==> job 3948: inputs <==
## main
module main(
	input clk,
	input rst,
	input echo,
	input canal_serial_receptor,
	output canal_serial_transmisor,
	output servo1,
	output servo2,
	output servo3,
	output servo4,
	output servo5,
	output [7:0] leds,
	output trig,
	output [7:0] seg,
	output [3:0] an
    );	
		wire [8:0] distancia;
		wire [13:0] decimal;
		wire [7:0] ang_servo_1;
		wire [7:0] ang_servo_2;
		wire [7:0] ang_servo_3;
		wire [7:0] ang_servo_4;
		wire [7:0] ang_servo_5;
		assign leds = decimal[7:0];
		servo_pwm servo_pwm1 (
			.pos(ang_servo_1),  
			.clk(clk),
			.rst(rst),
			.servo_pulse(servo1)
		);
		servo_pwm servo_pwm2(
			.pos(ang_servo_2),  
			.clk(clk),
			.rst(rst),
			.servo_pulse(servo2)
		);
		servo_pwm servo_pwm3 (
			.pos(ang_servo_3),  
			.clk(clk),
			.rst(rst),
			.servo_pulse(servo3)
		);
		servo_pwm servo_pwm4 (
			.pos(ang_servo_4),  
			.clk(clk),
			.rst(rst),
			.servo_pulse(servo4)
		);
		servo_pwm servo_pwm5 (
			.pos(ang_servo_5),  
			.clk(clk),
			.rst(rst),
			.servo_pulse(servo5)
		);
		controlador_sensor_distancia controlador_sensor_distancia(
			.echo(echo),
			.clk(clk),
			.rst(rst),
			.distancia(distancia),
			.trig(trig)
		);
		controlador_etapa controlador_etapa(
			.distancia(distancia),
			.clk(clk),
			.rst(rst),
			.canal_serial_receptor(canal_serial_receptor),
			.decimal(decimal),
			.canal_serial_transmisor(canal_serial_transmisor),
			.ang_servo_1(ang_servo_1),
			.ang_servo_2(ang_servo_2),
			.ang_servo_3(ang_servo_3),
			.ang_servo_4(ang_servo_4),
			.ang_servo_5(ang_servo_5)
		);
		SevenSeg SevenSeg(
			.clk(clk),
			.rst(rst),
			.decimal({5'b00000, distancia}),
			.an(an),
			.seg(seg)
			);
  ...
Settings: LEC_CHECK=0, CAP_MARGIN=30, CELL_PAD_IN_SITES_GLOBAL_PLACEMENT=3, CORE_MARGIN=2, CORE_UTILIZATION=24, CTS_CLUSTER_SIZE=56, GPL_TIMING_DRIVEN=0, HOLD_SLACK_MARGIN=0.02, MAX_ROUTING_LAYER=met4, SLEW_MARGIN=5, TNS_END_PERCENT=85; clock period 5.95 ns.
run.sh (not shown) runs the stock make flow with config.mk's settings and CLKGATE_MAP_FILE=.
==> job 2750: changes against job 3948 <==
==> flow/config.mk (replaced) <==
export PLATFORM = sky130hd
export DESIGN_NAME = main
export DESIGN_NICKNAME = main
export VERILOG_FILES = /design/flow/design.v
export SDC_FILE = /design/flow/constraint.sdc
export NUM_CORES = 4
export LEC_CHECK = 0
export ABC_AREA = 1
export CAP_MARGIN = 20
export CELL_PAD_IN_SITES_GLOBAL_PLACEMENT = 2
export CORE_ASPECT_RATIO = 0.55
export CORE_MARGIN = 3
export CORE_UTILIZATION = 55
export CTS_CLUSTER_DIAMETER = 233
export CTS_CLUSTER_SIZE = 72
export GPL_ROUTABILITY_DRIVEN = 0
export GPL_TIMING_DRIVEN = 0
export MAX_ROUTING_LAYER = met5
export PLACE_DENSITY_LB_ADDON = 0.28
export SLEW_MARGIN = 20
export TNS_END_PERCENT = 100
==> flow/constraint.sdc (replaced) <==
create_clock -name core_clock -period 10.0 [get_ports {clk}]
set_input_delay 2.0000 -clock core_clock [delete_from_list [all_inputs] [get_ports {clk}]]
set_output_delay 2.0000 -clock core_clock [all_outputs]
set_load 0.01 [all_outputs]
==> qor summary <==
Most numerous cell in the Yosys netlist: job 3948 sky130_fd_sc_hd__nor2_1; job 2750 sky130_fd_sc_hd__nand2_1
Yosys aoi share: job 3948 0.1406; job 2750 0.1394
Die span in x: job 3948 398.4 um; job 2750 356.3 um
Distinct cell type count after synthesis: job 3948 111; job 2750 76
AND/OR/NAND/NOR Cells, Area Fraction: job 3948 0.2743; job 2750 0.2866
DIE AREA: job 3948 158,700 um^2; job 2750 70,790 um^2
Floorplan core area: job 3948 154,200 um^2; job 2750 65,700 um^2
Synthesized instance count: job 3948 4,647; job 2750 5,190
Synthesized area: job 3948 37,320 um^2; job 2750 37,120 um^2
Top-area cell type share of the netlist area: job 3948 0.3476; job 2750 0.3494
Die height: job 3948 398.4 um; job 2750 198.7 um
Fa+ha+maj area frac: job 3948 0.06101; job 2750 0.06134
Starting density of the core: job 3948 0.2420; job 2750 0.5651
YS chip area: job 3948 37,320 um^2; job 2750 37,120 um^2
Per-instance average area after synthesis: job 3948 8.032 um^2; job 2750 7.153 um^2
Status: job 3948 timing/DRC/antenna clean; job 2750 aborted with a tool error
Last stage reached: job 3948 -; job 2750 global placement without I/O (3_1_place_gp_skip_io)
XORs/XNORs by Area: job 3948 0.09879; job 2750 0.07431
Share of synthesized area spent on multiplexers: job 3948 0.03671; job 2750 0
Total cells reported by yosys after synthesis: job 3948 4,647; job 2750 5,190
Core Rows: job 3948 144; job 2750 69

========
==> inputs of run a <==
Starting RTL as in the previous note.
==> flow/config.mk <==
export PLATFORM = sky130hd
export DESIGN_NAME = main
export DESIGN_NICKNAME = main
export VERILOG_FILES = /design/flow/design.v
export SDC_FILE = /design/flow/constraint.sdc
export NUM_CORES = 4
export LEC_CHECK = 0
export ABC_AREA = 0
export CAP_MARGIN = 20
export CELL_PAD_IN_SITES_DETAIL_PLACEMENT = 1
export CELL_PAD_IN_SITES_GLOBAL_PLACEMENT = 3
export CORE_MARGIN = 6
export CORE_UTILIZATION = 52
export CTS_CLUSTER_DIAMETER = 376
export CTS_CLUSTER_SIZE = 87
export GPL_ROUTABILITY_DRIVEN = 0
export GPL_TIMING_DRIVEN = 0
export HOLD_SLACK_MARGIN = -0.02
export MAX_ROUTING_LAYER = met4
export MIN_ROUTING_LAYER = met2
export PLACE_DENSITY = 0.93
export SLEW_MARGIN = 20
==> flow/constraint.sdc <==
create_clock -name core_clock -period 4.42 [get_ports {clk}]
set_input_delay 0.8840 -clock core_clock [delete_from_list [all_inputs] [get_ports {clk}]]
set_output_delay 0.8840 -clock core_clock [all_outputs]
set_load 0.01 [all_outputs]
==> run b (differences from run a) <==
ABC_AREA = default   (was 0)
CELL_PAD_IN_SITES_DETAIL_PLACEMENT = default   (was 1)
CELL_PAD_IN_SITES_GLOBAL_PLACEMENT = default   (was 3)
CORE_MARGIN = 2   (was 6)
CORE_UTILIZATION = 66   (was 52)
CTS_CLUSTER_DIAMETER = default   (was 376)
CTS_CLUSTER_SIZE = 14   (was 87)
GPL_ROUTABILITY_DRIVEN = default   (was 0)
GPL_TIMING_DRIVEN = default   (was 0)
HOLD_SLACK_MARGIN = default   (was -0.02)
MAX_ROUTING_LAYER = default   (was met4)
MIN_ROUTING_LAYER = default   (was met2)
PLACE_DENSITY = default   (was 0.93)
==> flow/constraint.sdc (replaced) <==
create_clock -name core_clock -period 6.5 [get_ports {clk}]
set_input_delay 1.3000 -clock core_clock [delete_from_list [all_inputs] [get_ports {clk}]]
set_output_delay 1.3000 -clock core_clock [all_outputs]
set_load 0.01 [all_outputs]
==> comparison table <==
Summed standard-cell area reported by yosys: run a 0.03732 sq mm; run b 0.03732 sq mm
Yosys adder share: run a 6.101%; run b 6.101%
Fp_density: run a 52.93%; run b 66.45%
Width of the die: run a 279.9 microns; run b 241.8 microns
Vertical die size: run a 279.9 microns; run b 241.8 microns
Most used flip-flop cell: run a dfxtp_1; run b dfxtp_1
Proportion of register bits with asynchronous set or reset after synthesis: run a 0%; run b 0%
Site row count: run a 97; run b 87
Outcome: run a aborted with a tool error; run b finished clean
Last stage reached: run a global placement without I/O (3_1_place_gp_skip_io); run b -
Number of synthesized flops with an enable pin: run a 0; run b 0
Placeable core area: run a 0.07051 sq mm; run b 0.05617 sq mm
Multiplexer fraction of the synthesized cell area: run a 3.671%; run b 3.671%
Synthesis warning total: run a 11; run b 11
Die Size: run a 0.07835 sq mm; run b 0.05847 sq mm
Sequential share of the synthesized area: run a 34.76%; run b 34.76%
Gate Count Post-Synth: run a 4647; run b 4647
Simple share: run a 27.43%; run b 27.43%
Post-synthesis sequential element count: run a 648; run b 648
Ys cells: run a 4647; run b 4647
Synth Area in Compound Gates: run a 14.06%; run b 14.06%
Cell taking the most area after synthesis: run a dfxtp_1; run b dfxtp_1
Area fraction of the dominant cell type after synthesis: run a 34.76%; run b 34.76%
Mean area per synthesized cell: run a 8.032 sq um; run b 8.032 sq um
Synth cell types: run a 111; run b 111

========
==> inputs of job 2066 <==
Starting RTL as in the previous note.
export LEC_CHECK = 0
export ABC_AREA = 1
export CAP_MARGIN = 20
export CELL_PAD_IN_SITES_GLOBAL_PLACEMENT = 2
export CORE_ASPECT_RATIO = 0.55
export CORE_MARGIN = 3
export CORE_UTILIZATION = 55
export CTS_CLUSTER_DIAMETER = 233
export CTS_CLUSTER_SIZE = 72
export MAX_ROUTING_LAYER = met4
export PLACE_DENSITY_LB_ADDON = 0.28
export SLEW_MARGIN = 20
export TNS_END_PERCENT = 100
create_clock -name core_clock -period 10.0 [get_ports {clk}]
==> inputs of job 3273, as changes to job 2066 <==
ABC_AREA = unset   (was 1)
CAP_MARGIN = 30   (was 20)
CELL_PAD_IN_SITES_GLOBAL_PLACEMENT = 0   (was 2)
CORE_ASPECT_RATIO = unset   (was 0.55)
CORE_MARGIN = 2   (was 3)
CORE_UTILIZATION = 72   (was 55)
CTS_CLUSTER_DIAMETER = unset   (was 233)
CTS_CLUSTER_SIZE = 56   (was 72)
PLACE_DENSITY = 0.66   (was unset)
PLACE_DENSITY_LB_ADDON = unset   (was 0.28)
SLEW_MARGIN = 25   (was 20)
TNS_END_PERCENT = 85   (was 100)
==> flow/constraint.sdc (replaced) <==
create_clock -name core_clock -period 4.2 [get_ports {clk}]
set_input_delay 0.8400 -clock core_clock [delete_from_list [all_inputs] [get_ports {clk}]]
set_output_delay 0.8400 -clock core_clock [all_outputs]
set_load 0.01 [all_outputs]
==> inputs of job 4872, as changes to job 2066 <==
ABC_AREA = unset   (was 1)
CELL_PAD_IN_SITES_GLOBAL_PLACEMENT = unset   (was 2)
CORE_ASPECT_RATIO = unset   (was 0.55)
CORE_MARGIN = 2   (was 3)
CORE_UTILIZATION = 71   (was 55)
CTS_CLUSTER_DIAMETER = unset   (was 233)
CTS_CLUSTER_SIZE = unset   (was 72)
GPL_TIMING_DRIVEN = 1   (was unset)
MAX_ROUTING_LAYER = met5   (was met4)
PLACE_DENSITY_LB_ADDON = 0.21   (was 0.28)
SETUP_SLACK_MARGIN = 1.86   (was unset)
TNS_END_PERCENT = unset   (was 100)
==> flow/constraint.sdc (replaced) <==
create_clock -name core_clock -period 6.8 [get_ports {clk}]
set_input_delay 1.3600 -clock core_clock [delete_from_list [all_inputs] [get_ports {clk}]]
set_output_delay 1.3600 -clock core_clock [all_outputs]
set_load 0.01 [all_outputs]
==> inputs of job 5627, as changes to job 2066 <==
ABC_AREA = unset   (was 1)
CELL_PAD_IN_SITES_GLOBAL_PLACEMENT = unset   (was 2)
CORE_ASPECT_RATIO = unset   (was 0.55)
CORE_MARGIN = 2   (was 3)
CORE_UTILIZATION = 72   (was 55)
CTS_CLUSTER_DIAMETER = 313   (was 233)
CTS_CLUSTER_SIZE = 14   (was 72)
MAX_ROUTING_LAYER = unset   (was met4)
PLACE_DENSITY_LB_ADDON = unset   (was 0.28)
SETUP_SLACK_MARGIN = -0.32   (was unset)
TNS_END_PERCENT = unset   (was 100)
==> flow/constraint.sdc (replaced) <==
create_clock -name core_clock -period 4.27 [get_ports {clk}]
set_input_delay 0.8540 -clock core_clock [delete_from_list [all_inputs] [get_ports {clk}]]
set_output_delay 0.8540 -clock core_clock [all_outputs]
set_load 0.01 [all_outputs]
==> comparison <==
- Worst hold slack, highest first: job 4872, job 3273, job 5627.
- In job 3273 the clock-buffer cell count is higher than in job 5627, by 36.
- Of job 2066 and job 5627, job 5627 has the higher area after synthesis (gap about 0.53%, measured against job 5627).
- Of job 3273 and job 4872, job 3273 has the higher routed wire length (gap about 3.3%, measured against job 4872).
- Against job 3273, the combinational power of job 5627 is smaller by about 3%.
- Between job 2066 and job 5627, the lower die area is in job 5627 (gap about 30%, measured against job 5627).
- Critical path depth, lowest first: job 4872, job 5627, job 3273.
- The lowest final area belongs to job 5627, the highest to job 3273.
- Total power: job 3273 > job 5627 > job 4872.
- Job 3273 completed and failed the layout checks on negative setup slack. Job 2066 aborted during global placement without I/O. Job 4872 produced a clean layout. Job 5627 reached the layout checks and failed them: negative setup slack.
- In sequential cell count, job 4872 and job 3273 do not differ.
- Between job 4872 and job 3273, the lower via count is in job 4872 (gap about 0.9%, measured against job 3273).
==> figures <==
Number of setup buffers added after CTS: job 2066 -; job 5627 9; job 3273 23; job 4872 25
Area share of buffers outside the clock network: job 2066 -; job 5627 3.91%; job 3273 4.28%; job 4872 1.85%
Xor and xnor fraction of the mapped netlist area: job 2066 7.43%; job 5627 9.88%; job 3273 9.88%; job 4872 9.88%
Comb power: job 2066 -; job 5627 0.416 mW; job 3273 0.431 mW; job 4872 0.242 mW
Hold slack final: job 2066 -; job 5627 455 ps; job 3273 457 ps; job 4872 458 ps
Met3 wirelength from detailed routing: job 2066 -; job 5627 3070 um; job 3273 3680 um; job 4872 3770 um
Antenna Nets Post-Route: job 2066 -; job 5627 0; job 3273 0; job 4872 0
Place WS: job 2066 -; job 5627 -545 ps; job 3273 -646 ps; job 4872 587 ps
Status: job 2066 aborted with a tool error; job 5627 finished with violations; job 3273 finished with violations; job 4872 timing/DRC/antenna clean
Stage where the flow stopped: job 2066 global placement without I/O; job 5627 -; job 3273 -; job 4872 -
Reasons for failing layout checks: job 2066 -; job 5627 negative setup slack; job 3273 negative setup slack; job 4872 -
Share of synthesized cell area in and-or and or-and compound cells: job 2066 13.9%; job 5627 14.1%; job 3273 14.1%; job 4872 14.1%
Via count of the first global-routing pass: job 2066 -; job 5627 30.0k; job 3273 30.5k; job 4872 29.5k
Worst hold path cell count: job 2066 -; job 5627 1; job 3273 1; job 4872 1
Destination of the worst hold path: job 2066 -; job 5627 SevenSeg.BCDTo7Seg.sseg[4]; job 3273 controlador_etapa.receptor_serial.state[0]; job 4872 SevenSeg.BCDTo7Seg.sseg[5]
Unrepaired setup endpoints after global routing: job 2066 -; job 5627 true; job 3273 true; job 4872 true
CP max stage cell: job 2066 -; job 5627 sky130_fd_sc_hd__or3_4; job 3273 sky130_fd_sc_hd__mux2_4; job 4872 sky130_fd_sc_hd__mux2i_1
Power attributed to the clock group: job 2066 -; job 5627 4.28 mW; job 3273 6.27 mW; job 4872 3.78 mW
Sink count of the clock tree: job 2066 -; job 5627 648; job 3273 648; job 4872 648
Buf+Inv Stages, Crit Path: job 2066 -; job 5627 5; job 3273 3; job 4872 4
Detail Placement HPWL: job 2066 -; job 5627 54600 um; job 3273 55300 um; job 4872 52300 um
Horiz. Die Dim: job 2066 356 um; job 5627 232 um; job 3273 232 um; job 4872 233 um
Period utilisation layout: job 2066 -; job 5627 110%; job 3273 113%; job 4872 71.9%
Mean instance size in the synthesized netlist: job 2066 7.15 um^2; job 5627 8.03 um^2; job 3273 8.03 um^2; job 4872 8.03 um^2
Seq. pwr: job 2066 -; job 5627 6.14 mW; job 3273 6.24 mW; job 4872 3.87 mW
Power figures rest on the tool's default switching activity, not on a simulated workload.
